==> flow/design.v <==
`timescale 1ns/10ps
module flex_counter
  #(
    parameter NUM_CNT_BITS = 4
    )
  (
   input wire 			   clk,
   input wire 			   n_rst,
   input wire 			   clear,
   input wire 			   count_enable,
   input wire [(NUM_CNT_BITS-1):0] rollover_val,
   output reg [(NUM_CNT_BITS-1):0] count_out,
   output reg 			   rollover_flag
   );
   reg [(NUM_CNT_BITS-1):0] temp_count_out;
   reg 			    temp_rollover_flag;
   always_ff @ (posedge clk, negedge n_rst)
     begin
	if (n_rst == 1'b0)  
	  begin
	     count_out <= '0;
	     rollover_flag <= 1'b0;
	  end
	else
	  begin
	     count_out <= temp_count_out;
	     rollover_flag <= temp_rollover_flag;
	  end
     end  
   always_comb				 
     begin
	temp_count_out = count_out;
	if (clear == 1'b1)
	  begin
	     temp_count_out = '0;
	  end
	else
	  begin
	     if (count_enable == 1'b1)
	       begin
		  temp_count_out = temp_count_out + 1'b1;
		  if (temp_count_out > rollover_val)
		    begin
		       temp_count_out = 1'b1;
		    end
	       end
	  end  
     end  
   always_comb				 
     begin
	temp_rollover_flag = rollover_flag;
	if (clear == 1'b1)
	  begin
	     temp_rollover_flag = 1'b0;
	  end
	else
	  begin
	     if (temp_count_out == rollover_val)
	       begin
		  temp_rollover_flag = 1'b1;
	       end
	     else
	       begin
		  temp_rollover_flag = 1'b0;
	       end
	  end  
     end  
endmodule  
module flex_pts_sr
  #(
    parameter NUM_BITS =4,
    parameter SHIFT_MSB = 1'b1
    )
   (
    input wire 		      clk, n_rst, shift_enable, load_enable,
    input wire [NUM_BITS-1:0] parallel_in,
    output reg 		      serial_out
    );
   reg [NUM_BITS-1:0] 	      parallel;
   reg [NUM_BITS-1:0] 	      parallel_nxt;
   reg 			      serial;
   reg 			      x;
   always_comb
     begin
	if(load_enable)
	  begin
	     parallel_nxt = parallel_in;
	     serial_out = parallel_nxt[NUM_BITS - 1];
	  end
	else
	  begin
	     if(shift_enable)
	       begin
		  if(SHIFT_MSB ==1 )begin
		     parallel_nxt = {parallel[NUM_BITS-2:0],1'b1};
		     serial_out = parallel[NUM_BITS-2];
		  end
		  else
		    begin
		       parallel_nxt= {1'b1,parallel[NUM_BITS-1:1]};
		       serial_out = parallel[0];
		    end
	       end
	     else
	       begin
		  parallel_nxt = parallel;
		  serial_out = 1;
	       end  
	  end
     end  
   always_ff @(posedge clk, negedge n_rst)
     begin
	if(n_rst == 0 )
	  begin
	     parallel <= '1;
	  end
	else
	  begin
	     parallel<= parallel_nxt;
	  end
     end  
   endmodule
`timescale 1ns/10ps
module flex_stp_sr
  #(
    parameter NUM_BITS = 4,
    parameter SHIFT_MSB = 1
    )
  (
   input wire clk,
   input wire n_rst,
   input wire shift_enable,
   input wire serial_in,
   output reg [(NUM_BITS-1):0] parallel_out
   );
   integer 		       i;
   always_ff @ (posedge clk, negedge n_rst)
     begin
	if (n_rst == 1'b0)
	  begin
	     for (i = 0; i < NUM_BITS; i = i + 1)
	       begin
		  parallel_out[i] <= 1;
	       end
	  end
	else
	  begin
             if (shift_enable == 1)
	       begin
		  if (SHIFT_MSB == 1)
		    begin
		       for (i = (NUM_BITS - 1); i > 0; i = i - 1)
			 begin
			    parallel_out[i] <= parallel_out[i - 1];
			 end
		       parallel_out[0] <= serial_in;
		    end
		  else
		    begin
		       for (i = 0; i < (NUM_BITS - 1); i = i + 1)
			 begin
			    parallel_out[i] <= parallel_out[i + 1];
			 end
		       parallel_out[NUM_BITS - 1] <= serial_in;
		    end
	       end  
	  end  
     end  
endmodule  
module tx_sr
  (
   input 	clk,
   input 	n_rst,
   input 	tx_enable,
   input 	load_enable,
   input [31:0] tx_data,
   output reg 	tx_out
   );
   flex_pts_sr #(32, 1) TX_SR
     (
      .clk(clk),
      .n_rst(n_rst),
      .shift_enable(tx_enable),
      .load_enable(load_enable),
      .parallel_in(tx_data),
      .serial_out(tx_out)
      );
endmodule  
module rx_sr
  (
   input 	     clk,
   input 	     n_rst,
   input 	     rx_enable,
   input wire 	     can_bus_data,
   output reg [31:0] rx_data
   );
   flex_stp_sr #(32, 1) RX_SR
     (
      .clk(clk),
      .n_rst(n_rst),
      .shift_enable(rx_enable),
      .serial_in(can_bus_data),
      .parallel_out(rx_data)
      );
endmodule  
module can_crc
  (
   input wire	     data,
   input wire	     crc_en,
   input wire	     clk,
   input wire 	     n_rst,
   output reg [14:0] crc_out
   );
   wire 	 crc_next;
   wire [14:0] 	 crc_temp;
   assign crc_temp = {crc_out[13:0],data};
   always_ff @ (posedge clk, negedge n_rst)
     begin
	if (n_rst == 1'b0)
	  begin
	     crc_out <= '0;
	  end
	else if (crc_en)
	  begin	 
	       crc_out <= crc_temp ^ 15'b0100010110011001;
	  end
     end  
endmodule  
`timescale 1ns / 10ps
module arbitration
  #(localparam [10:0] id = 11'b10101010000)
  (
   input wire clk,
   input wire n_rst,
   input wire rxd,
   input wire arbitration_start,
   output reg win,
   output reg loose 	     
   );
   reg 		     clear;
   wire     count_enable;
   reg 	[3:0]	     count_out;
   reg 		     rollover_flag;
   reg 		     tracking;
   assign count_enable = (arbitration_start && !tracking);
   flex_counter FLEX_COUNTER 
   (
    .clk(clk),
    .n_rst(n_rst),
    .clear(clear),
    .count_enable(count_enable),
    .rollover_val(4'b1010),
    .count_out(count_out),
    .rollover_flag(rollover_flag)
    );
   reg 		     winph;
   reg 		     looseph;
   reg 		     trackingph;
always_comb
  begin
     winph = win;
     looseph = loose;
     trackingph = tracking;
     clear = 0;
     if(arbitration_start)
       begin
     if(id[10-count_out] != rxd && tracking ==0)  
       begin
	  if(id[10-count_out] == 1) 
	    begin
	       trackingph = 1;
	       looseph = 1;
	       clear = 1;
	    end
	  else if(rxd == 1)
	    begin
	       trackingph = 1;
	       winph = 1;
	       clear = 1;
	    end
       end
     if(tracking ==1)
       begin
	  winph = 0;
	  looseph = 0;
	  clear = 1;
       end
       end  
     else
       begin
	  trackingph = 0;
       end  
  end
   always_ff @ (posedge clk, negedge n_rst)
     begin
	if(n_rst == 0)
	  begin
	     win <=0;
	     loose<=0;
	     tracking<=0;
	  end
	else
	  begin
	     win<=winph;
	     loose<=looseph;
	     tracking<=trackingph;
	  end  
     end  
endmodule  
`timescale 1ns / 10ps
module acceptance_filter
  (
   input wire 	clk,
   input wire 	n_rst,
   input wire 	enable,
   input wire 	rxd ,
   input [14:0] crc_calculated,
   output wire 	correct  
   );
   reg 		     clear;
   reg     count_enable;
   reg 	[3:0]	     count_out;
   reg 		     rollover_flag;
   reg 		     tracking;
   flex_counter FLEX_COUNTER 
   (
    .clk(clk),
    .n_rst(n_rst),
    .clear(clear),
    .count_enable(count_enable),
    .rollover_val(4'b1110),
    .count_out(count_out),
    .rollover_flag(rollover_flag)
    );
   reg 		     correctph;
   reg 		     trackingph;
   reg 		     correct1;
   assign correct = (count_out == 14 && correct1);
always_comb
  begin
     trackingph = tracking;
     correctph = 1;
     clear = 0;
     count_enable = 1;
     if(tracking) 
       correctph = 0;
     if(enable && tracking==0)  
       begin
	  clear = 0;
	  correctph = 1;
	  if(crc_calculated[14-count_out] !=rxd)
	    begin
	       correctph = 0;
	       trackingph =1;	       
	    end
       end
     if(!enable)
       begin
	  trackingph = 0;
	  count_enable = 0;
	  clear = 1;
       end
  end  
   always_ff @ (posedge clk, negedge n_rst)
     begin
	if(n_rst == 0)
	  begin
	     tracking<=0;
	     correct1<= 0;
	  end
	else
	  begin
	     correct1 <= correctph;
	     tracking<=trackingph;
	  end  
     end  
endmodule  
`timescale 1ns / 10ps
module can_register
  (
   input wire 	     clk,
   input wire 	     n_rst,
   input wire [31:0] command,
   input wire 	     rxd,
   output reg 	     txd, 
   output reg 	     write_fifo,
   output reg 	     read_fifo,
   output reg [31:0] send_data
   );
   typedef enum      bit [2:0] {SOF, ARBITRATION, CONTROL, DATA, CRC, ACK, EOF} stateType;
   stateType state;
   stateType next_state;
   reg [31:0] 	     rx_data;
   reg 		     rx_enable;
   reg 		     win_lose;
   reg 		     arbitration_start;
   reg 		     crc_enable;
   reg [14:0] 	     crc;
   reg 		     af_enable;
   reg 		     correct;
   reg 		     load_enable;
   reg [31:0] 	     send_data_to_tx;
    reg 		     tx_enable;
   reg [5:0] 	     num_bits;
   reg 		     clear;
   reg 		     count_enable;
   reg [5:0] 	     count_out;
   reg 		     rollover_flag;
   reg [5:0] 	     rollover_val;
 reg [31:0] send_dataph;
   reg [31:0] 	     temp_rx_data;
   wire 		     store_data;
   assign store_data = (state == CRC && count_out == 0);
   always_ff @ (negedge clk)
     begin
	if (n_rst == 1'b0)
	  begin
	     temp_rx_data <= '0;
	  end
	else
	  begin
	     if( store_data)
	       temp_rx_data   <=rx_data;
	  end  
     end  
   reg 	WRITE_CANph;
   reg 	WRITE_CAN;
   acceptance_filter ACCEPT
     (
      .clk(clk),
      .n_rst(n_rst),
      .rxd(rxd),
      .crc_calculated(crc),
      .correct(correct),
      .enable(af_enable)
      );
   wire data_for_crc;
   assign data_for_crc = (WRITE_CAN)? txd : rxd;
   can_crc CRC_module
     (
      .data(data_for_crc),
      .crc_en(crc_enable),
      .clk(clk),
      .n_rst(n_rst),
      .crc_out(crc)
      );
   flex_counter #(6) FLEX_COUNTER
   (
    .clk(clk),
    .n_rst(n_rst),
    .clear(clear),
    .count_enable(count_enable),
    .rollover_val(rollover_val),
    .count_out(count_out),
    .rollover_flag(rollover_flag)
    );
   tx_sr TX_SR
     (
      .clk(clk),
      .n_rst(n_rst),
      .tx_enable(tx_enable),
      .load_enable(load_enable),
      .tx_data(send_data_to_tx),
      .tx_out(txd)
      );
   rx_sr RX_SR
     (
      .clk(clk),
      .n_rst(n_rst),
      .rx_enable(rx_enable),
      .can_bus_data(rxd),
      .rx_data(rx_data)
      );
   arbitration ARBITRATION_module
     (
      .clk(clk),
      .n_rst(n_rst),
      .rxd(rxd),
      .arbitration_start(arbitration_start),
      .win(win),
      .loose(loose)
      );
   wire [31:0]	data_stored_commandph;
   reg 	[31:0]data_stored_command;
   reg 	      sync1; 
   reg 	      sync2;
   reg 	      sync;
   wire       sync_final;
   assign sync_final = (sync1 || sync2);
   assign data_stored_commandph = (sync2) ? command : data_stored_command;
   always_ff @ (posedge clk, negedge n_rst)
     begin
	if (n_rst == 1'b0)
	  begin
	     sync1 <= 0;
	     sync2<=0;
	     state <= SOF;
		send_data <= '0;
	     WRITE_CAN<= 1;
	  end
	else
	  begin
	     sync1<= sync;
	     sync2<= sync1;
	     send_data<= send_dataph;
	     WRITE_CAN<= WRITE_CANph;
	     state <= next_state;
	  end
     end  
   always_ff @( negedge clk)
     begin
	if(n_rst == 1'b0)
	  data_stored_command<= '1;
	else
	  data_stored_command<= data_stored_commandph;
       end
   always_comb
     begin
	next_state = state;
	case(state)
	  SOF:
	    begin
		 next_state = ARBITRATION;
	    end
	  ARBITRATION:
	    begin
	       if (count_out == 10)
		 next_state = CONTROL;
	       else
		 next_state = ARBITRATION;
	    end
	  CONTROL:
	    begin
	       if (count_out == 7)
		 next_state = DATA;
	       else
		 next_state = CONTROL;
	    end
	  DATA:
	    begin
	       if (count_out == 31)
		 next_state = CRC;
	       else
		 next_state = DATA;   
	    end
	  CRC:
	    begin
	       if (count_out == 14)
		 next_state = ACK;
	       else
		 next_state = CRC;
	    end
	  ACK:
	    begin
		 next_state = EOF;
	    end
	  EOF:
	    begin
		 next_state = SOF;
	    end
	endcase  
     end  
   always_comb
     begin
	load_enable = 1'b0;
	send_data_to_tx = '0;
	arbitration_start = 1'b0;
	clear = 1'b0;
	count_enable = 1'b0;
	rollover_val = '0;
	tx_enable = 1'b1;
	rx_enable = 1'b1;
	crc_enable = 1'b0;
	read_fifo = 1'b0;
	write_fifo = 1'b0;
	af_enable = 1'b0;
	WRITE_CANph = WRITE_CAN;
	sync = 0;
	send_dataph = send_data;
	case(state)
	  SOF:
	    begin
	       count_enable = 1'b1;
	       rollover_val = 1;
	       if (count_out == 0)
		 begin
		    load_enable = 1'b1;
		    tx_enable = 1'b1;
		    rx_enable = 1'b1;
		    count_enable = 1'b0;
		    clear = 1'b1;
		 end
	    end  
	  ARBITRATION:
	    begin
	       count_enable = 1'b1;
	       rollover_val = 10;
	       tx_enable = 1;
	       rx_enable = 1;
	       arbitration_start = 1'b1;
	       if (count_out == 0)
		 begin
		    load_enable = 1'b1;
		    tx_enable = 1'b1;
		    rx_enable = 1'b1;
		    send_data_to_tx = { 31'b0101010000000000000000000000000};
		 end
	       else if (count_out != 10)
		   begin
		      if (win)
			begin
			   count_enable = 1'b1;
			   clear = 1'b0;
			   read_fifo = 1'b1;
			   WRITE_CANph = 1;
			   sync = 1;
			end
		      else if (loose)
			begin
			   count_enable = 1'b1;
			   clear = 1'b0;
			   WRITE_CANph = 0;			   
			end
		      else
			begin
			   tx_enable = 1'b1;
			   rx_enable = 1'b1;
			   clear = 1'b0;
			end
		   end
		 else
		   begin
		      count_enable = 1'b0;
		      clear = 1'b1;
		   end
	    end  
	  CONTROL:
	    begin
		send_dataph = '0;	
	       count_enable = 1'b1;
	       rollover_val = 7;
	       if (count_out == 0)
		 begin
		    load_enable = 1'b1;
		    tx_enable = 1'b1;
		    rx_enable = 1'b1;
		    send_data_to_tx = { 31'b00100000000000000000000000000000};
		 end
	       else
		 begin
		    if (count_out != 7)
		      begin
			 tx_enable = 1'b1;
			 rx_enable = 1'b1;
			 send_data_to_tx = {31'b00100000000000000000000000000000};
		      end
		    else
		      begin
			 read_fifo = 1'b0;
			 count_enable = 1'b0;
			 clear = 1'b1;
		      end
		 end  
	    end  
	  DATA:
	    begin	  
	       count_enable = 1'b1;
	       rollover_val = 31;
	       crc_enable = 1'b1;
	        if (count_out == 0)
		 begin
		    load_enable = 1'b1;
		    tx_enable = 1'b1;
		    rx_enable = 1'b1;
		    send_data_to_tx = data_stored_command;
		 end
	       else
		 begin
		    if (count_out != 31)
		      begin
			 tx_enable = 1'b1;
			 rx_enable = 1'b1;
		      end
		    else
		      begin
			 count_enable = 1'b0;
			 clear = 1'b1;
		      end
		 end  
	    end  
	  CRC:
	    begin
	       count_enable = 1'b1;
	       rollover_val = 14;
	       send_data_to_tx = crc<<17;
	       if(count_out >= 1)
		  af_enable = 1'b1;
	       if (count_out == 0)
		 begin
		    load_enable = 1'b1;
		    tx_enable = 1'b1;
		    rx_enable = 1'b1;
		 end
	       else
		 begin
		    if (count_out != 14)
		      begin
			 tx_enable = 1'b1;
			 rx_enable = 1'b1;
		      end
		    else
		      begin
			 tx_enable = 1;
			 count_enable = 1'b0;
			 clear = 1'b1;
		      end  
		 end  
	    end  
	  ACK:
	    begin
	       af_enable = 1'b0;
	       count_enable = 1'b1;
	       rollover_val = 1;
	       if (count_out == 0)
		 begin
		    load_enable = 1'b1;
		    tx_enable = 1'b1;
		    rx_enable = 1'b1;
		    count_enable = 1'b0;
		    clear = 1'b1;
		    if (correct == 1'b1)
		      begin
			 send_data_to_tx = 8'h00000000;
			 send_dataph = temp_rx_data;
			 write_fifo = 1'b1;
		      end
		    else
		      send_data_to_tx = 8'h00;
		 end
	    end  
	  EOF:
	    begin
	       count_enable = 1'b1;
	       rollover_val = 1;
	       if (count_out == 0)
		 begin
		    load_enable = 1'b1;
		    tx_enable = 1'b1;
		    rx_enable = 1'b1;
		    send_data_to_tx = '0;
		    count_enable = 1'b0;
		    clear = 1'b1;
		 end
	    end  
	endcase  
     end  
endmodule  
module Sensor_FIFO_storage
(
	input wire write_clk,
	input wire read_clk,
	input wire n_rst,
	input wire write_command,
	input wire read_command,
	input wire [31:0] write_data,
	output reg fifo_full,
	output reg fifo_empty,
	output reg [31:0] read_data
);
reg write_enable;
reg read_enable;
reg [3:0] write_pointer;
reg [3:0] read_pointer;
logic FIFO_write;
reg read_clear, read_corner_clear;
reg write_clear, write_corner_clear;
reg [7:0][31:0] data;
flex_counter #(4) READ_COUNTER (.clk(read_clk), .n_rst(n_rst), .count_enable(read_enable), .rollover_val(4'd8), .count_out(read_pointer), .clear(read_clear | read_corner_clear));
flex_counter #(4) WRITE_COUNTER (.clk(write_clk), .n_rst(n_rst), .count_enable(write_enable), .rollover_val(4'd8), .count_out(write_pointer), .clear(write_clear | write_corner_clear));
always_comb begin
	write_enable = 0;
	if(write_command) begin
		if(!fifo_full | (fifo_full && ((write_pointer + 1) == read_pointer)))		 
			write_enable = 1;
		else
			write_enable = 0;
	end
end
always_comb begin
	read_enable = 0;
	if(read_command) begin
		if(!fifo_empty)
			read_enable = 1;
		else
			read_enable = 0;
	end
end
always_ff @(posedge write_clk) begin
	if(n_rst == 0) begin
		data[0] <= 32'h0;		 
		data[1] <= 32'h0;
		data[2] <= 32'h0;
		data[3] <= 32'h0;
		data[4] <= 32'h0;
		data[5] <= 32'h0;
		data[6] <= 32'h0;
		data[7] <= 32'h0;
	end
	else begin
		if(FIFO_write && !write_pointer[3])	 
			data[write_pointer[2:0]] <= write_data;
	end
end
always_comb begin
	fifo_empty = 0;
	read_corner_clear = 0;
	write_corner_clear = 0;
	if((read_pointer == write_pointer)) begin
		fifo_empty = 1;
		if(read_pointer != 0) begin
			read_corner_clear = 1;
			write_corner_clear = 1;
		end
	end
end
always_comb begin
	fifo_full = 0;
	if((write_pointer == 4'd8 && read_pointer == 0) || ((write_pointer + 1) == read_pointer))
		fifo_full = 1;
end
assign FIFO_write = !fifo_full;
always_comb begin
	read_clear = 0;
	write_clear = 0;
	if(write_pointer == 4'd8 && read_pointer != 4'd0)	 
		write_clear = 1;
	if(read_pointer == 4'd8)
		read_clear = 1;
end
always_comb begin
	if(fifo_empty || read_pointer[3])	 
		read_data = 0;
	else
		read_data = data[read_pointer[2:0]];
end
endmodule 
module Command_FIFO_storage
(
	input wire write_clk,
	input wire read_clk,
	input wire n_rst,
	input wire write_command,
	input wire read_command,
	input wire [31:0] write_data,
	output reg fifo_full,
	output reg fifo_empty,
	output reg [31:0] read_data
);
reg write_enable;
reg read_enable;
reg [3:0] write_pointer;
reg [3:0] read_pointer;
logic FIFO_write;
reg read_clear, read_corner_clear;
reg write_clear, write_corner_clear;
reg [7:0][31:0] data;
flex_counter #(4) READ_COUNTER (.clk(read_clk), .n_rst(n_rst), .count_enable(read_enable), .rollover_val(4'd8), .count_out(read_pointer), .clear(read_clear | read_corner_clear));
flex_counter #(4) WRITE_COUNTER (.clk(write_clk), .n_rst(n_rst), .count_enable(write_enable), .rollover_val(4'd8), .count_out(write_pointer), .clear(write_clear | write_corner_clear));
always_comb begin
	write_enable = 0;
	if(write_command) begin
		if(!fifo_full | (fifo_full && ((write_pointer + 1) == read_pointer)))	 
			write_enable = 1;
		else
			write_enable = 0;
	end
end
always_comb begin
	read_enable = 0;
	if(read_command) begin
		if(!fifo_empty)
			read_enable = 1;
		else
			read_enable = 0;
	end
end
always_ff @(posedge write_clk) begin
	if(n_rst == 0) begin		 
		data[0] <= 32'h0;
		data[1] <= 32'h0;
		data[2] <= 32'h0;
		data[3] <= 32'h0;
		data[4] <= 32'h0;
		data[5] <= 32'h0;
		data[6] <= 32'h0;
		data[7] <= 32'h0;
	end
	else begin	
		if(FIFO_write && !write_pointer[3])	 
			data[write_pointer[2:0]] <= write_data;
	end
end
always_comb begin
	fifo_empty = 0;
	read_corner_clear = 0;
	write_corner_clear = 0;
	if((read_pointer == write_pointer)) begin
		fifo_empty = 1;
		if(read_pointer != 0) begin
			read_corner_clear = 1;
			write_corner_clear = 1;
		end
	end
end
always_comb begin
	fifo_full = 0;
	if((write_pointer == 4'd8 && read_pointer == 0) || ((write_pointer + 1) == read_pointer))
		fifo_full = 1;
end
assign FIFO_write = !fifo_full;
always_comb begin
	read_clear = 0;
	write_clear = 0;
	if(write_pointer == 4'd8 && read_pointer != 4'd0)	 
		write_clear = 1;
	if(read_pointer == 4'd8)
		read_clear = 1;
end
always_comb begin
	if(fifo_empty || read_pointer[3])	 
		read_data = 0;
	else
		read_data = data[read_pointer[2:0]];
end
endmodule 
module Control_Unit
(
	input clk, n_rst,
	input logic [15:0] command_data, address,
	input logic renable, wenable,
	input logic [2:0] data_size, burst_size,
	output logic [31:0] sensor_data,
	output logic slave_wait,
	input logic sensor_fifo_full, sensor_fifo_empty,
	output logic sensor_read, sensor_write,
	input logic command_fifo_full, command_fifo_empty,
	output logic command_read, command_write,
	input logic [31:0] command_rdata, sensor_rdata,
	output logic [31:0] command_wdata, sensor_wdata,
	input logic [31:0] rx_data,
	input logic read_fifo,
	input logic write_fifo,
	output logic [31:0] tx_data
);
localparam CAN_BUS_READY = 1'b1;
localparam CAN_BUS_BUSY = 1'b0;
typedef enum bit [3:0] {IDLE, CHECK_SENSOR_FIFO, CHECK_COMMAND_FIFO, READ_SENSOR, WRITE_SENSOR, READ_COMMAND, WRITE_COMMAND, NO_SENSOR_DATA, NO_COMMAND_DATA, COMMAND_FULL, WAIT_STATE} stateType;
stateType state, next_state, current, next;
always_ff @ (posedge clk, negedge n_rst) begin
	if(n_rst == 1'b0) begin
		state <= IDLE;
		current <= IDLE;
	end
	else begin
		current <= next;
		state <= next_state;
	end
end
always_comb begin
	tx_data = 32'hFFFFFFFF;
	command_read = 0;
	command_write = 0;
	sensor_read = 0;
	sensor_write = 0;
	sensor_data = 32'h0;
	slave_wait = 1;
	command_wdata = 32'h0;
	sensor_wdata = 32'h0;
	next_state = state;
	next = current;
	case(state) 
		IDLE: begin
			if(write_fifo)
				next_state = WRITE_SENSOR;
			else if(read_fifo)
				next_state = CHECK_COMMAND_FIFO;
			else begin
				next_state = IDLE;
				slave_wait = 1;
			end
		end
		CHECK_COMMAND_FIFO: begin
			slave_wait = 0;
			if(command_fifo_empty)
				next_state = NO_COMMAND_DATA;
			else
				next_state = READ_COMMAND;
		end
		NO_COMMAND_DATA: begin
			next_state = IDLE;
			command_read = 0;
			slave_wait = 0;
		end
		READ_COMMAND: begin
			command_read = 1;
			tx_data = command_rdata;
			next_state = WAIT_STATE;
		end
		WRITE_SENSOR: begin
			sensor_write = 1;
			sensor_wdata = rx_data;
			next_state = WAIT_STATE;
		end
		WAIT_STATE: begin
			if(!read_fifo)
				next_state = IDLE;
			else
				next_state = WAIT_STATE;
			slave_wait = 0;
		end
	endcase
	case(current)
		IDLE: begin
			slave_wait = 0;
			if(wenable)
				next = CHECK_COMMAND_FIFO;
			else if(renable)
				next = CHECK_SENSOR_FIFO;
			else
				next = IDLE;
		end
		CHECK_COMMAND_FIFO: begin
			if(command_fifo_full) begin
				slave_wait = 1;
				next = COMMAND_FULL;
			end
			else
				next = WRITE_COMMAND;
		end
		CHECK_SENSOR_FIFO: begin
			if(sensor_fifo_empty) begin
				slave_wait = 1;
				next = NO_SENSOR_DATA;
			end
			else 
				next = READ_SENSOR;
		end
		COMMAND_FULL: begin
			command_write = 0;
			slave_wait = 1;
			if(renable)
				next = CHECK_SENSOR_FIFO;
			else
				next = IDLE;
		end
		WRITE_COMMAND: begin
			command_write = 1;
			command_wdata = {address, command_data};
			if(renable)
				next = CHECK_SENSOR_FIFO;
			else
				next = IDLE;
			slave_wait = 1;
		end
		NO_SENSOR_DATA: begin
			sensor_read = 0;
			slave_wait = 1;
			if(wenable)
				next = CHECK_COMMAND_FIFO;
			else
				next = IDLE;
		end
		READ_SENSOR: begin
			sensor_read = 1;
			slave_wait = 1;
			sensor_data = sensor_rdata;
			if(wenable)
				next = CHECK_COMMAND_FIFO;
			else
				next = IDLE;
		end	
	endcase
end
endmodule 
module AHB_Slave
#(
	parameter BASE_ADDRESS = 32'h0,
	parameter NUMBER_OF_ADDRESSES = 32		 
)
(
	input logic HCLK, HRESETn, HWRITE, HSEL,
	input logic [31:0] HADDR, HWDATA,
	input logic [1:0] HTRANS,
	input logic [2:0] HBURST, HSIZE,
	output logic [31:0] HRDATA,
	output logic HRESP, HREADYOUT,
	input logic [31:0] sensor_data,
	input logic slave_wait,
	output logic [15:0] command_data, address,
	output logic renable, wenable,
	output logic [2:0] data_size, burst_size
);
localparam ADDRESS_MAX = BASE_ADDRESS + NUMBER_OF_ADDRESSES - 1;
localparam IDLE_TRANS = 2'b00;		 
localparam BUSY_TRANS = 2'b01;		 
localparam NONSEQ_TRANS = 2'b10;	 
localparam SEQ_TRANS = 2'b11;		 
localparam SINGLE_BURST = 3'b000;
localparam INCR_BURST = 3'b001;
localparam WRAP4_BURST = 3'b010;
localparam INCR4_BURST = 3'b011;
localparam WRAP8_BURST = 3'b100;
localparam INCR8_BURST = 3'b101;
localparam WRAP16_BURST = 3'b110;
localparam INCR16_BURST = 3'b111;
localparam SLAVE_OKAY = 1'b0;
localparam SLAVE_ERROR = 1'b1;
localparam SLAVE_READY = 1'b1;
localparam SLAVE_NOTREADY = 1'b0;
typedef enum bit [2:0] {IDLE, READ, WRITE, FIRST_ERROR, SECOND_ERROR} stateType;
stateType state, next_state;
logic [4:0] burst_counter;  
always_ff @ (posedge HCLK, negedge HRESETn) begin
	if(HRESETn == 0) begin
		state <= IDLE;
		burst_counter <= 0;
	end
	else begin
		state <= next_state;
		if(HTRANS == NONSEQ_TRANS)	 
			burst_counter <= 1;
		else if(HTRANS == SEQ_TRANS)
			burst_counter <= burst_counter + 1;
		else
			burst_counter <= burst_counter;
	end
end
always_comb begin
	next_state = state;
	case(state)
		IDLE: begin		 
			if(HSEL) begin
				if((HADDR[14:0] > ADDRESS_MAX) || (HTRANS != NONSEQ_TRANS))
					next_state = FIRST_ERROR;
				else if(HWRITE)
					next_state = WRITE;
				else 
					next_state = READ;
			end
			else
				next_state = IDLE;
		end
		READ: begin
			if(HTRANS == BUSY_TRANS)		 
				next_state = READ;
			else if(HSEL) begin
				if(HADDR[14:0] > ADDRESS_MAX)
					next_state = FIRST_ERROR;
				else if(HSEL && HWRITE && HTRANS == NONSEQ_TRANS)
					next_state = WRITE;
				else if(HSEL && ~HWRITE)
					next_state = READ;
				else
					next_state = FIRST_ERROR;
			end
			else
				next_state = IDLE;
		end
		WRITE: begin			 
			if(HTRANS == BUSY_TRANS)
				next_state = WRITE;
			else if(HSEL) begin
				if(HADDR[14:0] > ADDRESS_MAX)
					next_state = FIRST_ERROR;
				else if(HSEL && ~HWRITE && HTRANS == NONSEQ_TRANS)
					next_state = READ;
				else if(HSEL && HWRITE)
					next_state = WRITE;
				else
					next_state = FIRST_ERROR;
			end
			else
				next_state = IDLE;
		end
		FIRST_ERROR: begin			 
			next_state = SECOND_ERROR;
		end
		SECOND_ERROR: begin
			next_state = IDLE;
		end
	endcase
end
assign HRESP = ((state == FIRST_ERROR) || (state == SECOND_ERROR))? SLAVE_ERROR : SLAVE_OKAY;
assign HRDATA = sensor_data;
assign command_data = HWDATA[15:0];
assign HREADYOUT = ((state == FIRST_ERROR)? 1'b0 : ((state == SECOND_ERROR)? 1'b0 : ~slave_wait));
assign address = {HADDR[31], HADDR[14:0]};
assign burst_size = HBURST;
assign data_size = HSIZE;
assign renable = (state == READ && HTRANS != BUSY_TRANS);
assign wenable = (state == WRITE && HTRANS != BUSY_TRANS);
endmodule 
module AHB2CAN_top
(
	input logic HCLK, HRESETn, HWRITE, HSEL,
	input logic [31:0] HADDR, HWDATA,
	input logic [1:0] HTRANS,
	input logic [2:0] HBURST, HSIZE,
	output logic [31:0] HRDATA,
	output logic HRESP, HREADYOUT,
	input logic rx_data,
	output logic tx_data
);
reg [31:0] sensor_data;
reg [15:0] address, command_data;
reg slave_wait, renable, wenable;
reg [2:0] data_size, burst_size;
reg sensor_fifo_full, sensor_fifo_empty, sensor_read, sensor_write, command_fifo_full, command_fifo_empty, command_read, command_write;
reg [31:0] command_rdata, sensor_rdata, command_wdata, sensor_wdata;
reg read_fifo, write_fifo;
reg [31:0] CAN_rx_data, CAN_tx_data;
AHB_Slave AHBS (.HCLK(HCLK), 
		.HRESETn(HRESETn), 
		.HWRITE(HWRITE),
		.HSEL(HSEL),
		.HADDR(HADDR),
		.HWDATA(HWDATA),
		.HTRANS(HTRANS),
		.HBURST(HBURST),
		.HSIZE(HSIZE),
		.HRDATA(HRDATA),
		.HRESP(HRESP),
		.HREADYOUT(HREADYOUT),
		.sensor_data(sensor_data),
		.address(address),
		.command_data(command_data),
		.slave_wait(slave_wait),
		.renable(renable),
		.wenable(wenable),
		.data_size(data_size),
		.burst_size(burst_size)
);
Control_Unit CU(.clk(HCLK),
		.n_rst(HRESETn),
		.command_data(command_data),
		.address(address),
		.renable(renable),
		.wenable(wenable),
		.data_size(data_size),
		.burst_size(burst_size),
		.sensor_data(sensor_data),
		.slave_wait(slave_wait),
		.sensor_fifo_full(sensor_fifo_full),
		.sensor_fifo_empty(sensor_fifo_empty),
		.command_fifo_full(command_fifo_full),
		.command_fifo_empty(command_fifo_empty),
		.sensor_read(sensor_read),
		.sensor_write(sensor_write),
		.command_read(command_read),
		.command_write(command_write),
		.command_rdata(command_rdata),
		.command_wdata(command_wdata),
		.sensor_rdata(sensor_rdata),
		.sensor_wdata(sensor_wdata),
		.rx_data(CAN_rx_data),
		.read_fifo(read_fifo),
		.write_fifo(write_fifo),
		.tx_data(CAN_tx_data)
);
Sensor_FIFO_storage SFIFO      (.write_clk(HCLK),
				.read_clk(HCLK),
				.n_rst(HRESETn),
				.write_command(sensor_write),
				.read_command(sensor_read),
				.write_data(sensor_wdata),
				.fifo_full(sensor_fifo_full),
				.fifo_empty(sensor_fifo_empty),
				.read_data(sensor_rdata)
);
Command_FIFO_storage CFIFO     (.write_clk(HCLK),
				.read_clk(HCLK),
				.n_rst(HRESETn),
				.write_command(command_write),
				.read_command(command_read),
				.write_data(command_wdata),
				.fifo_full(command_fifo_full),
				.fifo_empty(command_fifo_empty),
				.read_data(command_rdata)
);
can_register CANbus    (.clk(HCLK),
			.n_rst(HRESETn),
			.command(CAN_tx_data),
			.rxd(rx_data),
			.txd(tx_data),
			.write_fifo(write_fifo),
			.read_fifo(read_fifo),
			.send_data(CAN_rx_data)
);
endmodule 		 
==> flow/run.sh <==
#!/bin/bash
# the make line also repeats each setting of config.mk as NAME=value (left out here)
make -C /OpenROAD-flow-scripts/flow DESIGN_CONFIG=/design/flow/config.mk WORK_HOME=/design/flow/orfs CLKGATE_MAP_FILE= finish
==> flow/config.mk <==
export PLATFORM = sky130hd
export DESIGN_NAME = AHB2CAN_top
export DESIGN_NICKNAME = AHB2CAN_top
export VERILOG_FILES = /design/flow/design.v
export SDC_FILE = /design/flow/constraint.sdc
export NUM_CORES = 4
export LEC_CHECK = 0
export CAP_MARGIN = 0
export CORE_MARGIN = 2
export CORE_UTILIZATION = 72
export CTS_CLUSTER_DIAMETER = 374
export PLACE_DENSITY = 0.66
export SETUP_SLACK_MARGIN = 0.72
export SLEW_MARGIN = 20
export TNS_END_PERCENT = 5
==> flow/constraint.sdc <==
create_clock -name core_clock -period 4.95 [get_ports {HCLK}]
set_input_delay 0.9900 -clock core_clock [delete_from_list [all_inputs] [get_ports {HCLK}]]
set_output_delay 0.9900 -clock core_clock [all_outputs]
set_load 0.01 [all_outputs]
==> results of run 1 <==
what timing repair did:
item,in CTS,in global routing
cloned,3,0
pin swaps,1,2
resized,16,11
setup endpoints to repair,66,71
buffers inserted,8,8
endpoints found under the hold margin,0,0
metal layers:
metal | track usage | up-vias
li1 | - | 10550
met5 | 0 | -
met3 | 0.07017 | 339
met2 | 0.6589 | 1304
met4 | 0.2161 | 0
met1 | 0.4581 | 12020
area by class of cell:
cell class | count | area [sq um] | share of cell area
Timing Repair Buffer | 160 | 1670 | 0.04759
Sequential cell | 749 | 15960 | 0.4547
Multi-Input combinational cell | 1691 | 13870 | 0.3952
Clock inverter | 99 | 504.2 | 0.01436
Clock buffer | 102 | 2191 | 0.06241
Inverter | 45 | 172.7 | 0.004919
Tap cell | 585 | 732.0 | 0.02085
stage by stage:
step	hold slack (ps)	setup slack, ps	area (sq um)
floorplan	331.2	714.4	31150
global placement	339.2	301.2	32090
detailed placement	341.2	290.0	32090
CTS	165.0	115.5	34990
global route	172.5	37.89	35100
finish	185.9	85.45	35100
==> impl_metrics.csv, run 1 <==
group,metric,value,unit
status,status,"complete, no violations",
clocking,root_buffer,"clkbuf_16",
die,chip_area,44890,sq um
synthesis,synthMuxAreaShare,0.1200,
routing,drc_errors,0,
setup_path,start_kind,"flop",
routing,wl_per_cell,24.95,um
routing,met1_length,31.12,mm
pwr,comb-power,250,uW
final_timing,finalSetupViolCount,0,
final_layout,n_fill_cell,2503,
routing,routed_wl,85.61,mm
final_timing,setup_tns,0,ps
synthesis,ys_area,31110,sq um
synthesis,yosys.cell_types.count,72,
clocking,clkTransAtPathRegs,60,ps
grt,grt_usage,0.3842,
pwr,p_leak,0.01296,uW
routing,wl_met3,7.262,mm
synthesis,synth-adder-area-share,0.01327,
setup_path,cpMaxStageDelayCell,"dfxtp_2",
setup_path,slowest_delay,320,ps
grt,grt_max_degree,186,
hold_path,min_path_type,"in -> async",
pwr,seq_power_share,0.498,
grt,grt_pass1_vias,24540,
grt,grt_pass1_wl,134.0,mm
pwr,p_sw,2742,uW
final_timing,timing.final.max_slew_violations,0,
setup_path,critPathBufInv,1,
clocking,clkSinkCount,749,
synthesis,synthesis.area,31110,sq um
setup_path,rrSetupSlack,530,ps
final_layout,fin_nets,2895,
die,core_util_floorplan,0.7255,
placed_design,dp_cells,3212,
synthesis,yosys-top-cells-area,"dfxtp_1 (37%), mux4_2 (9.5%), dfrtp_1 (8.4%), a32o_1 (8.2%), dfstp_2 (5.7%)",
synthesis,yosys.area_share.aoi,0.2138,
routing,vias,24210,
final_layout,stdcell_count,3431,
routing,postRouteAntennaNets,0,
placed_design,place_congestion,0.8467,
synthesis,avgSynthCellArea,11.10,sq um
setup_path,r2r-end,"CANbus.data_stored_command[7]",
die,dieHeight,211.9,um
final_timing,slew_headroom,0.3084,
synthesis,syn_inst,2802,
synthesis,simple_gate_share,0.08574,
setup_path,setup.worst_path.class,"reg -> out",
clocking,cts_inserted_buffers,74,
pwr,finalPower,12230,uW
clocking,ctsHoldBuffers,0,
synthesis,ys_cells,2802,
synthesis,yosys-top-cells-count,"dfxtp_1 (576), nand2_1 (285), a32o_1 (256)",
synthesis,xor_share,0.007440,
setup_path,worstSetupPathDepth,3,
synthesis,syn_nets,2912,
die,die_x,211.9,um
pwr,p_comb_frac,0.020,
final_layout,fin_util,0.8185,
routing,antenna_cells,0,
pwr,power.group.top,"sequential cells",
die,core_area,42890,sq um
synthesis,ys.flops,749,
synthesis,yosysTopAreaCellShare,0.3706,
pwr,power_density,348.5,nW/um^2
die,num_rows,76,
routing,first_pass_iters,6,
synthesis,edf_count,0,
setup_path,worstRegToRegCells,7,
clocking,h-tree-depth,3,
clocking,clockBufferDepth,3,
setup_path,setup.worst_path.start,"CANbus.data_stored_command[31]",
synthesis,synthFlopType,"dfxtp_1",
setup_path,path_max_fanout,2,
grt,antenna_found_initial,1,
clocking,clock_latency,660,ps
pwr,p_sw_frac,0.2241,
setup_path,crit_end,"tx_data",
synthesis,top_area_cell,"dfxtp_1",
setup_path,crit_family,"flip-flops",
routing,wl_met2,42.60,mm
final_timing,finClkSkew,61.99,ps
pwr,clkPwrFrac,0.482,
pwr,p_seq,6090,uW
setup_path,timing.rr.start,"CFIFO.READ_COUNTER.count_out[3]",
routing,top_layer,"met4",
synthesis,top_logic_kind,"AND-OR/OR-AND gates",
clocking,cts_tree,"built",
die,ios,112,
synthesis,synth_warnings,15,
flow_run,drv_cap,0,
placed_design,io_buffers,73,
setup_path,cp_data_arrival_time,3870,ps
setup_path,critPathRequiredTime,3960,ps
synthesis,seq_area_frac_synth,0.5125,
pwr,p_int,9491,uW
placed_design,dp_hpwl,45.86,mm
synthesis,async_reset_ff_frac,0.2310,
pwr,pg_clk,5900,uW
final_timing,hold_viol,0,
routing,initialDrtViolationCount,2755,
setup_path,worstPathCellList,"a22oi_2, o21ai_1, buf_4",
grt,overflow,0,
routing,vias_per_cell,7.057,
final_layout,syn2layout_area_growth,12.82,%
pwr,max-vdd-ir-drop,0.3551,mV
final_timing,worst_slew_pin_slew,1037,ps
final_timing,rsz0062_at_grt,"true",
flow_run,warning_count,153,
setup_path,endpoint_kind,"output port",
synthesis,top_cell,"dfxtp_1",
==> run 2: changes to the inputs <==
Settings changed: CORE_ASPECT_RATIO from default to 0.72, CTS_CLUSTER_DIAMETER 374 to 93, TNS_END_PERCENT 5 to default.
==> run 2 against run 1 <==
Effect of this change:
- sequential power barely moved
- critical endpoint unchanged
- highest routed layer unchanged
- largest cell class unchanged
- first-iteration DRC count rose by 20%
- combinational power rose by 2%
- core utilization rose by 2.6 points
- largest power group is now clock
- global-route usage rose by 1.7 points
- non-clock buffer count rose by 21
- the layout now fails its checks (setup timing)
- cell count fell by 0.47%
- wire length rose by 6.7%
==> impl_metrics.csv, run 2 <==
group,metric,value,unit
synthesis,synthFlopType,"dfxtp_1",
pwr,p_sw,2749,uW
die,num_rows,64,
status,status,"complete, but fails checks",
grt,antenna_found_initial,0,
grt,grt_pass1_vias,25220,
clocking,cts_tree,"built",
setup_path,endpoint_kind,"output port",
routing,vias,24930,
synthesis,edf_count,0,
routing,drc_errors,0,
pwr,seq_power_share,0.490,
die,chip_area,44910,sq um
placed_design,dp_hpwl,47.63,mm
grt,grt_pass1_wl,141.6,mm
die,die_x,249.0,um
final_timing,setup_slack,-14.93,ps
clocking,root_buffer,"clkbuf_16",
routing,wl_per_cell,26.76,um
clocking,h-tree-depth,3,
clocking,clkTransAtPathRegs,70,ps
setup_path,worstRegToRegCells,7,
setup_path,rrSetupSlack,580,ps
final_timing,rsz0062_at_grt,"true",
final_layout,fin_nets,2911,
placed_design,place_area,32130,sq um
synthesis,syn_nets,2912,
setup_path,start_kind,"flop",
synthesis,yosys.cell_types.count,72,
setup_path,worstPathCellList,"a22oi_2, o21ai_2, buf_4, buf_6",
pwr,p_int,9679,uW
clocking,clock_latency,680,ps
clocking,cts_inserted_buffers,69,
final_layout,n_fill_cell,2232,
final_layout,syn2layout_area_growth,15.37,%
setup_path,cpMaxStageDelayCell,"dfxtp_2",
routing,first_pass_iters,6,
die,ios,112,
synthesis,xor_share,0.007440,
die,core_area,42520,sq um
setup_path,worstSetupPathDepth,4,
hold_path,min_path_cells,0,
synthesis,ys_area,31110,sq um
final_timing,slew_headroom,0.2598,
routing,vias_per_cell,7.300,
pwr,p_leak,0.01317,uW
final_timing,hold_viol,0,
setup_path,path_max_fanout,2,
die,dieHeight,180.4,um
hold_path,holdCritStartpoint,"CANbus.RX_SR.RX_SR.parallel_out[11]",
pwr,power.group.top,"clock",
synthesis,top_cell,"dfxtp_1",
pwr,power_density,346.2,nW/um^2
synthesis,yosys-top-cells-area,"dfxtp_1 (37%), mux4_2 (9.5%), dfrtp_1 (8.4%), a32o_1 (8.2%), dfstp_2 (5.7%)",
synthesis,ys.flops,749,
setup_path,crit_family,"flip-flops",
clocking,clkSinkCount,749,
grt,grt_max_degree,173,
pwr,p_seq,6080,uW
setup_path,setup.worst_path.start,"CANbus.data_stored_command[31]",
setup_path,critPathRequiredTime,3960,ps
synthesis,synthMuxAreaShare,0.1200,
routing,routed_wl,91.38,mm
synthesis,synth-adder-area-share,0.01327,
final_timing,worst_slew_pin_slew,1110,ps
setup_path,critPathBufInv,2,
die,core_util_floorplan,0.7317,
pwr,p_sw_frac,0.2212,
pwr,max-vdd-ir-drop,0.3420,mV
setup_path,setup.worst_path.class,"reg -> out",
status,violations,"setup timing",
placed_design,io_buffers,73,
pwr,p_comb_frac,0.021,
setup_path,crit_end,"tx_data",
hold_path,worstHoldEndpoint,"CANbus.RX_SR.RX_SR.parallel_out[12]",
synthesis,ys_cells,2802,
synthesis,avgSynthCellArea,11.10,sq um
setup_path,timing.rr.start,"CFIFO.READ_COUNTER.count_out[0]",
grt,overflow,0,
placed_design,place_congestion,0.8671,
pwr,comb-power,255,uW
clocking,clockBufferDepth,3,
setup_path,slowest_delay,330,ps
synthesis,synthesis.area,31110,sq um
final_layout,fin_area,35900,sq um
setup_path,r2r-end,"CANbus.data_stored_command[4]",
routing,postRouteAntennaNets,0,
synthesis,yosys-top-cells-count,"dfxtp_1 (576), nand2_1 (285), a32o_1 (256)",
final_timing,setup_tns,-14.93,ps
synthesis,simple_gate_share,0.08574,
synthesis,synth_warnings,15,
flow_run,warning_count,154,
routing,initialDrtViolationCount,3310,
final_timing,finalSetupViolCount,1,
final_timing,timing.final.max_slew_violations,0,
final_timing,finClkSkew,96.91,ps
synthesis,yosysTopAreaCellShare,0.3706,
synthesis,syn_inst,2802,
pwr,pg_clk,6090,uW
routing,antenna_cells,0,
synthesis,yosys.area_share.aoi,0.2138,
synthesis,seq_area_frac_synth,0.5125,
setup_path,cp_data_arrival_time,3970,ps
synthesis,top_area_cell,"dfxtp_1",
synthesis,top_logic_kind,"AND-OR/OR-AND gates",
flow_run,drv_cap,0,
pwr,clkPwrFrac,0.490,
synthesis,async_reset_ff_frac,0.2310,
grt,grt_usage,0.4013,
hold_path,min_path_type,"reg -> reg",
run 2: per-layer routing:
layer	wire [um]	vias to the layer above	global-route usage
met4	3307	0	0.1418
met2	41220	1736	0.6164
li1	-	10580	-
met1	35130	12320	0.5655
met3	11720	297	0.09230
met5	0	-	0
run 2: area by class of cell:
| cell class | count | area (sq um) | area share |
|---|---|---|---|
| flip-flops and latches | 749 | 15970 | 0.4448 |
| multi-input cells | 1691 | 14230 | 0.3963 |
| repair buffers | 181 | 2105 | 0.05863 |
| clock buffers | 94 | 2082 | 0.05800 |
| well taps | 561 | 701.9 | 0.01955 |
| clock inverters | 94 | 641.9 | 0.01788 |
| inverters | 45 | 171.4 | 0.004775 |
run 2: per-stage QoR:
step	total power [uW]	cells	worst slack, ps	hold WS, ps	util
after floorplan	6403	2802	723.7	331.2	-
after global placement	6527	3191	207.9	348.9	0.7556
after detailed placement	6532	3191	124.2	344.1	0.7556
after CTS	12380	3405	-17.68	354.6	0.8383
after global routing	12710	3415	-54.25	361.6	0.8442
final	12430	3415	-14.93	355.3	0.8442
run 2: what timing repair did:
action | CTS | global route
hold buffers | 0 | 0
gates cloned | 9 | 0
endpoints found under the setup margin | 39 | 93
gates resized | 104 | 31
buffers inserted | 18 | 10
pin swaps | 24 | 16
==> run 3: changes to the inputs <==
Settings changed: CAP_MARGIN 0 to 20, CELL_PAD_IN_SITES_DETAIL_PLACEMENT from default to 0, CELL_PAD_IN_SITES_GLOBAL_PLACEMENT from default to 0, CORE_ASPECT_RATIO 0.72 to default, CTS_CLUSTER_DIAMETER 93 to 26, CTS_CLUSTER_SIZE from default to 29, MAX_ROUTING_LAYER from default to met4, PLACE_DENSITY 0.66 to default, PLACE_DENSITY_LB_ADDON from default to 0.28, SETUP_SLACK_MARGIN 0.72 to 1.26.
==> run 3 against run 2 <==
Effect of this change:
- area after synthesis is the same
- synthesized cell count stayed put
- die size hardly changed
- the flow now stops in 5_1_grt
==> impl_metrics.csv, run 3 <==
group,metric,value,unit
status,status,"aborted with a tool error",
status,lastStage,"5_1_grt",
status,error_line,"[ERROR GRT-0232] Routing congestion too high. Check the congestion heatmap in the GUI.",
synthesis,simple_gate_share,0.08574,
die,num_rows,76,
grt,overflow,167,
clocking,clkSinkCount,749,
clocking,h-tree-depth,4,
die,die_x,211.9,um
synthesis,ys.flops,749,
placed_design,io_buffers,73,
synthesis,seq_area_frac_synth,0.5125,
synthesis,top_area_cell,"dfxtp_1",
synthesis,yosys.area_share.aoi,0.2138,
synthesis,top_logic_kind,"AND-OR/OR-AND gates",
synthesis,ys_area,31110,sq um
synthesis,synthMuxAreaShare,0.1200,
synthesis,avgSynthCellArea,11.10,sq um
synthesis,yosys-top-cells-count,"dfxtp_1 (576), nand2_1 (285), a32o_1 (256)",
synthesis,syn_inst,2802,
synthesis,yosysTopAreaCellShare,0.3706,
grt,grt_usage,0.8346,
die,chip_area,44890,sq um
clocking,clockBufferDepth,3,
synthesis,synth-adder-area-share,0.01327,
die,ios,112,
clocking,cts_inserted_buffers,146,
synthesis,xor_share,0.007440,
placed_design,dp_hpwl,44.35,mm
clocking,ctsHoldBuffers,0,
die,dieHeight,211.9,um
die,core_area,42890,sq um
synthesis,syn_nets,2912,
synthesis,synthesis.area,31110,sq um
synthesis,async_reset_ff_frac,0.2310,
synthesis,yosys-top-cells-area,"dfxtp_1 (37%), mux4_2 (9.5%), dfrtp_1 (8.4%), a32o_1 (8.2%), dfstp_2 (5.7%)",
synthesis,ys_cells,2802,
synthesis,yosys.cell_types.count,72,
clocking,root_buffer,"clkbuf_16",
synthesis,top_cell,"dfxtp_1",
synthesis,synth_warnings,15,
placed_design,place_congestion,0.8281,
die,core_util_floorplan,0.7255,
synthesis,edf_count,0,
synthesis,synthFlopType,"dfxtp_1",
## run 3: repair_timing
action                     CTS
pin swaps                   65
setup endpoints to repair  178
gates cloned                19
resized                    285
setup buffers               62
## run 3: routing by layer
metal,global-route usage,overflow
met5,-,-
met4,0.8487,92
met3,0.6799,2
met2,0.9560,73
met1,0.8261,0
## run 3: metrics by stage
stage	cell area (sq um)	power (uW)	setup slack, ps	TNS, ps	instances
after floorplan	31620	6416	850.6	0	2802
after detailed placement	32170	6530	303.8	0	3202
after CTS	39510	16940	-40.51	-40.51	3618
after global placement	32170	6524	312.4	0	3202
==> run 4: changes to the inputs <==
Settings changed: CELL_PAD_IN_SITES_DETAIL_PLACEMENT 0 to default, CELL_PAD_IN_SITES_GLOBAL_PLACEMENT 0 to default, CTS_CLUSTER_DIAMETER 26 to 96, CTS_CLUSTER_SIZE 29 to 15, MAX_ROUTING_LAYER met4 to default, PLACE_DENSITY_LB_ADDON 0.28 to 0.05, SETUP_SLACK_MARGIN 1.26 to 0.72.
==> run 4 against run 3 <==
Effect of this change:
- synthesized cell count stayed put
- die size unchanged
- area after synthesis is the same
- the layout now fails its checks (setup timing)
==> impl_metrics.csv, run 4 <==
group,metric,value,unit
status,status,"complete, but fails checks",
status,violations,"setup timing",
clocking,clock_latency,670,ps
routing,postRouteAntennaNets,0,
setup_path,path_max_fanout,2,
routing,vias,24370,
pwr,comb-power,244,uW
synthesis,syn_inst,2802,
final_layout,fin_nets,2904,
final_timing,setup_slack,-35.54,ps
synthesis,ys_cells,2802,
synthesis,seq_area_frac_synth,0.5125,
hold_path,min_path_type,"reg -> reg",
pwr,p_leak,0.01272,uW
setup_path,setup.worst_path.start,"CANbus.data_stored_command[31]",
setup_path,crit_end,"tx_data",
routing,first_pass_iters,5,
pwr,max-vdd-ir-drop,0.3310,mV
setup_path,worstSetupPathDepth,4,
hold_path,worstHoldEndpoint,"CANbus.sync2",
synthesis,synthMuxAreaShare,0.1200,
final_timing,hold_viol,0,
pwr,p_comb_frac,0.022,
flow_run,warning_count,150,
die,dieHeight,211.9,um
synthesis,yosys-top-cells-area,"dfxtp_1 (37%), mux4_2 (9.5%), dfrtp_1 (8.4%), a32o_1 (8.2%), dfstp_2 (5.7%)",
synthesis,avgSynthCellArea,11.10,sq um
die,die_x,211.9,um
synthesis,yosys.cell_types.count,72,
clocking,clkTransAtPathRegs,70,ps
placed_design,io_buffers,73,
clocking,cts_tree,"built",
synthesis,yosys.area_share.aoi,0.2138,
synthesis,ys.flops,749,
clocking,h-tree-depth,2,
synthesis,xor_share,0.007440,
setup_path,rrSetupSlack,560,ps
final_timing,timing.final.max_slew_violations,0,
final_timing,rsz0062_at_grt,"true",
flow_run,drv_cap,0,
synthesis,simple_gate_share,0.08574,
final_layout,fin_util,0.8148,
routing,routed_wl,85.66,mm
placed_design,preCtsSetupSlack,165.3,ps
hold_path,min_path_cells,0,
synthesis,synthesis.area,31110,sq um
synthesis,edf_count,0,
routing,antenna_cells,0,
setup_path,crit_family,"flip-flops",
synthesis,synthFlopType,"dfxtp_1",
pwr,p_sw,2471,uW
pwr,power.group.top,"sequential cells",
routing,vias_per_cell,7.117,
grt,grt_usage,0.3790,
setup_path,worstPathCellList,"a22oi_2, o21ai_1, buf_4, buf_6",
pwr,power_density,311.3,nW/um^2
placed_design,place_congestion,0.8427,
grt,grt_pass1_wl,133.1,mm
clocking,root_buffer,"clkbuf_16",
pwr,finalPower,10880,uW
setup_path,cp_data_arrival_time,4000,ps
synthesis,yosysTopAreaCellShare,0.3706,
final_layout,fin_area,34940,sq um
routing,initialDrtViolationCount,2589,
synthesis,async_reset_ff_frac,0.2310,
setup_path,worstRegToRegCells,6,
die,ios,112,
synthesis,ys_area,31110,sq um
setup_path,timing.rr.start,"CFIFO.READ_COUNTER.count_out[0]",
final_timing,hold_slack,359.9,ps
final_timing,finClkSkew,58.97,ps
pwr,pg_clk,4550,uW
grt,grt_pass1_vias,24650,
final_layout,syn2layout_area_growth,12.31,%
setup_path,critPathBufInv,2,
synthesis,top_cell,"dfxtp_1",
routing,drc_errors,0,
die,chip_area,44890,sq um
clocking,clkSinkCount,749,
pwr,p_sw_frac,0.2272,
pwr,clkPwrFrac,0.418,
setup_path,setup.worst_path.class,"reg -> out",
die,core_util_floorplan,0.7255,
setup_path,start_kind,"flop",
setup_path,slowest_delay,310,ps
grt,antenna_found_initial,2,
synthesis,synth-adder-area-share,0.01327,
setup_path,cpMaxStageDelayCell,"dfxtp_2",
synthesis,synth_warnings,15,
placed_design,place_area,32180,sq um
clocking,cts_inserted_buffers,55,
placed_design,dp_hpwl,45.45,mm
final_timing,slew_headroom,0.3061,
synthesis,top_logic_kind,"AND-OR/OR-AND gates",
pwr,seq_power_share,0.559,
grt,grt_max_degree,160,
synthesis,yosys-top-cells-count,"dfxtp_1 (576), nand2_1 (285), a32o_1 (256)",
die,core_area,42890,sq um
setup_path,r2r-end,"CANbus.data_stored_command[25]",
clocking,clockBufferDepth,3,
final_timing,worst_slew_pin_slew,1037,ps
synthesis,syn_nets,2912,
grt,overflow,0,
setup_path,critPathRequiredTime,3960,ps
hold_path,holdCritStartpoint,"CANbus.sync1",
die,num_rows,76,
routing,wl_per_cell,25.02,um
final_timing,finalSetupViolCount,1,
pwr,p_int,8405,uW
setup_path,endpoint_kind,"output port",
pwr,p_seq,6080,uW
synthesis,top_area_cell,"dfxtp_1",
## run 4: final cells by class
type                            instances  area, sq um
Fill cell                            2504         7944
Tap cell                              585        732.0
Multi-Input combinational cell       1691        14200
Timing Repair Buffer                  188         2011
Clock buffer                           97         1544
Clock inverter                         69        319.1
Inverter                               45        170.2
Sequential cell                       749        15970
## run 4: stage by stage
step / cells / TNS, ps
after global placement: 3221 / 0
after CTS: 3411 / -92.55
final: 3424 / -35.54
after global routing: 3424 / -75.04
after detailed placement: 3221 / 0
after floorplan: 2802 / 0
## run 4: timing repair
item	4_1_cts	5_1_grt
pin swaps	34	24
setup endpoints to repair	46	96
hold buffers	0	0
cloned	6	0
buffers inserted	19	13
resized	70	59
hold endpoints to repair	0	0
## run 4: routing by layer
layer / routed length, um / track usage / share of wire
met3: 7833 / 0.07076 / 0.091
met2: 43110 / 0.6598 / 0.50
met1: 30650 / 0.4461 / 0.36
met5: 30 / 0 / 0.00035
met4: 4028 / 0.2033 / 0.047
==> run 5: changes to the inputs <==
Settings changed: CTS_CLUSTER_DIAMETER 96 to 29, CTS_CLUSTER_SIZE 15 to 87, PLACE_DENSITY from default to 0.36, PLACE_DENSITY_LB_ADDON 0.05 to default.
==> run 5 against run 4 <==
Effect of this change:
- still fails the layout checks on setup timing
- design area rose by 9.6%
- core utilization is 7.8 points higher
- register-to-register slack got worse by 230 ps
- via count grew 8.4%
- global-route usage is 5.5 points higher
- sequential power about the same
- combinational power is 6% higher
- die size stayed put
- cell count is 4.2% higher
- highest routed layer unchanged
==> impl_metrics.csv, run 5 <==
group,metric,value,unit
pwr,clkPwrFrac,0.617,
placed_design,dp_hpwl,45.21,mm
synthesis,synth_warnings,15,
setup_path,critPathRequiredTime,3960,ps
die,die_x,211.9,um
pwr,p_sw_frac,0.2372,
setup_path,setup.worst_path.class,"reg -> out",
status,violations,"setup timing",
pwr,p_sw,3934,uW
final_timing,setup_tns,-20.80,ps
synthesis,top_logic_kind,"AND-OR/OR-AND gates",
grt,grt_pass1_wl,149.9,mm
grt,grt_pass1_vias,27330,
synthesis,synth-adder-area-share,0.01327,
synthesis,ys.flops,749,
setup_path,endpoint_kind,"output port",
synthesis,top_area_cell,"dfxtp_1",
final_timing,finClkSkew,54.17,ps
setup_path,r2r-end,"CANbus.data_stored_command[15]",
hold_path,min_path_type,"in -> async",
clocking,clockBufferDepth,3,
pwr,finalPower,16590,uW
synthesis,avgSynthCellArea,11.10,sq um
synthesis,syn_nets,2912,
pwr,seq_power_share,0.368,
final_timing,timing.final.max_slew_violations,0,
pwr,power_density,433.2,nW/um^2
setup_path,timing.rr.start,"CFIFO.READ_COUNTER.count_out[0]",
pwr,pg_clk,10200,uW
synthesis,xor_share,0.007440,
pwr,comb-power,258,uW
synthesis,syn_inst,2802,
pwr,max-vdd-ir-drop,0.3900,mV
routing,vias_per_cell,7.406,
synthesis,synthFlopType,"dfxtp_1",
routing,postRouteAntennaNets,0,
final_layout,stdcell_count,3568,
final_layout,combGateArea,14270,sq um
setup_path,rrSetupSlack,330,ps
die,core_area,42890,sq um
synthesis,seq_area_frac_synth,0.5125,
routing,first_pass_iters,11,
final_layout,fin_nets,2975,
flow_run,drv_cap,0,
pwr,p_int,12650,uW
setup_path,crit_family,"flip-flops",
die,ios,112,
final_timing,setup_slack,-20.80,ps
synthesis,yosys.cell_types.count,72,
synthesis,edf_count,0,
pwr,p_comb_frac,0.016,
routing,initialDrtViolationCount,3513,
synthesis,yosys-top-cells-count,"dfxtp_1 (576), nand2_1 (285), a32o_1 (256)",
setup_path,worstPathCellList,"a22oi_2, o21ai_1, buf_2",
synthesis,top_cell,"dfxtp_1",
placed_design,place_congestion,0.8386,
setup_path,setup.worst_path.start,"CANbus.data_stored_command[31]",
die,dieHeight,211.9,um
final_timing,finalSetupViolCount,1,
setup_path,slowest_delay,330,ps
setup_path,cpMaxStageDelayCell,"dfxtp_2",
grt,grt_usage,0.4339,
placed_design,place_area,32060,sq um
pwr,power.group.top,"clock",
setup_path,path_max_fanout,2,
setup_path,start_kind,"flop",
die,num_rows,76,
final_timing,slew_headroom,0.2791,
die,chip_area,44890,sq um
clocking,cts_tree,"built",
synthesis,async_reset_ff_frac,0.2310,
synthesis,ys_area,31110,sq um
synthesis,synthMuxAreaShare,0.1200,
clocking,clkSinkCount,749,
clocking,cts_inserted_buffers,139,
final_timing,hold_slack,84.98,ps
placed_design,dp_cells,3207,
final_timing,rsz0062_at_grt,"true",
placed_design,io_buffers,73,
clocking,clock_latency,760,ps
setup_path,critPathBufInv,1,
clocking,h-tree-depth,4,
routing,routed_wl,102.9,mm
pwr,p_leak,0.01432,uW
setup_path,crit_end,"tx_data",
synthesis,simple_gate_share,0.08574,
synthesis,yosysTopAreaCellShare,0.3706,
grt,grt_max_degree,169,
synthesis,ys_cells,2802,
synthesis,yosys-top-cells-area,"dfxtp_1 (37%), mux4_2 (9.5%), dfrtp_1 (8.4%), a32o_1 (8.2%), dfstp_2 (5.7%)",
synthesis,synthesis.area,31110,sq um
final_timing,worst_slew_pin_slew,1081,ps
status,status,"complete, but fails checks",
clocking,root_buffer,"clkbuf_16",
pwr,p_seq,6100,uW
clocking,clkTransAtPathRegs,80,ps
routing,vias,26420,
clocking,ctsHoldBuffers,0,
final_layout,fin_area,38290,sq um
grt,antenna_found_initial,1,
final_timing,hold_viol,0,
setup_path,cp_data_arrival_time,3980,ps
grt,overflow,0,
setup_path,worstSetupPathDepth,3,
die,core_util_floorplan,0.7255,
final_layout,syn2layout_area_growth,23.07,%
setup_path,worstRegToRegCells,6,
final_layout,n_fill_cell,1757,
synthesis,yosys.area_share.aoi,0.2138,
flow_run,warning_count,154,
final_layout,flop_area,15960,sq um
routing,drc_errors,0,
routing,wl_per_cell,28.84,um
[run 5: area by class of cell]
class                           instances  share of cell area
Sequential cell                       749              0.4169
Multi-Input combinational cell       1691              0.3726
Clock buffer                          169              0.1045
Timing Repair Buffer                  175             0.05189
Clock inverter                        153             0.03042
Tap cell                              585             0.01912
Inverter                               45            0.004444
Antenna cell                            1          0.00006535
[run 5: metrics by stage]
| step | setup slack, ps | util |
|---|---|---|
| finish | -20.80 | 0.8928 |
| global route | -67.63 | 0.8928 |
| CTS | 26.16 | 0.8820 |
| detailed placement | 260.1 | 0.7475 |
| global placement | 298.9 | 0.7475 |
| floorplan | 723.7 | - |
[run 5: per-layer routing]
metal | global-route usage | up-vias | share of wire
met1 | 0.4961 | 12860 | 0.33
met3 | 0.1053 | 674 | 0.11
met5 | 0 | - | 0.00015
li1 | - | 10760 | -
met2 | 0.7162 | 2129 | 0.48
met4 | 0.3113 | 2 | 0.076
[run 5: timing repair]
item                                    CTS  global route
pin swaps                                 5            11
setup buffers                            23             9
cloned                                    7             0
gates resized                            59            82
endpoints found under the setup margin   67            79
==> run 6: changes to the inputs <==
Settings changed: ABC_AREA from default to 1, CAP_MARGIN 20 to 5, CELL_PAD_IN_SITES_DETAIL_PLACEMENT from default to 2, CELL_PAD_IN_SITES_GLOBAL_PLACEMENT from default to 0, CORE_ASPECT_RATIO from default to 0.62, CORE_MARGIN 2 to 9, CORE_UTILIZATION 72 to 66, CTS_CLUSTER_DIAMETER 29 to default, CTS_CLUSTER_SIZE 87 to 71, MAX_ROUTING_LAYER from default to met4, MIN_ROUTING_LAYER from default to met2, PLACE_DENSITY 0.36 to default, PLACE_DENSITY_LB_ADDON from default to 0.14, SETUP_SLACK_MARGIN 0.72 to default, TNS_END_PERCENT from default to 45.
Clock period 4.95 ns to 7.18 ns, I/O delays scaled along.
==> run 6 against run 5 <==
Effect of this change:
- the run now fails in 3_5_place_dp
- die size up 65%
- synthesized cell count up 140%
- area after synthesis up 37%
==> impl_metrics.csv, run 6 <==
group,metric,value,unit
status,status,"aborted with a tool error",
status,lastStage,"3_5_place_dp",
status,error_line,"[ERROR DPL-0033] detailed placement checks failed during check placement.",
synthesis,simple_gate_share,0.3270,
synthesis,avgSynthCellArea,6.327,sq um
synthesis,syn_nets,6839,
synthesis,synth-adder-area-share,0.009698,
synthesis,synth_warnings,15,
synthesis,async_reset_ff_frac,0.2310,
synthesis,top_logic_kind,"simple AND/OR/NAND/NOR gates",
die,chip_area,74240,sq um
synthesis,ys_cells,6729,
die,core_area,63060,sq um
die,num_rows,72,
synthesis,synthesis.area,42580,sq um
die,ios,112,
die,core_util_floorplan,0.6752,
synthesis,synthFlopType,"dfxtp_1",
synthesis,top_cell,"nand2_1",
synthesis,edf_count,0,
synthesis,yosys-top-cells-area,"dfxtp_1 (27%), nand2_1 (16%), a21oi_1 (10%), nor2_1 (8.3%), dfrtp_1 (6.2%)",
die,die_x,340.6,um
synthesis,yosys.area_share.aoi,0.1893,
synthesis,yosysTopAreaCellShare,0.2708,
synthesis,ys.flops,749,
synthesis,syn_inst,6729,
placed_design,place_congestion,0.9301,
synthesis,yosys.cell_types.count,49,
synthesis,synthMuxAreaShare,0,
placed_design,io_buffers,73,
synthesis,top_area_cell,"dfxtp_1",
synthesis,ys_area,42580,sq um
die,dieHeight,218.0,um
synthesis,seq_area_frac_synth,0.3745,
synthesis,xor_share,0.004496,
synthesis,yosys-top-cells-count,"nand2_1 (1835), nor2_1 (939), a21oi_1 (890)",
## run 6: per-stage QoR
stage	worst slack (ps)	cell area [sq um]	cells	hold WS, ps
after floorplan	1385	42580	6729	331.2
after global placement	899.5	42880	7178	333.8
Power is estimated from default activity; no workload was simulated.
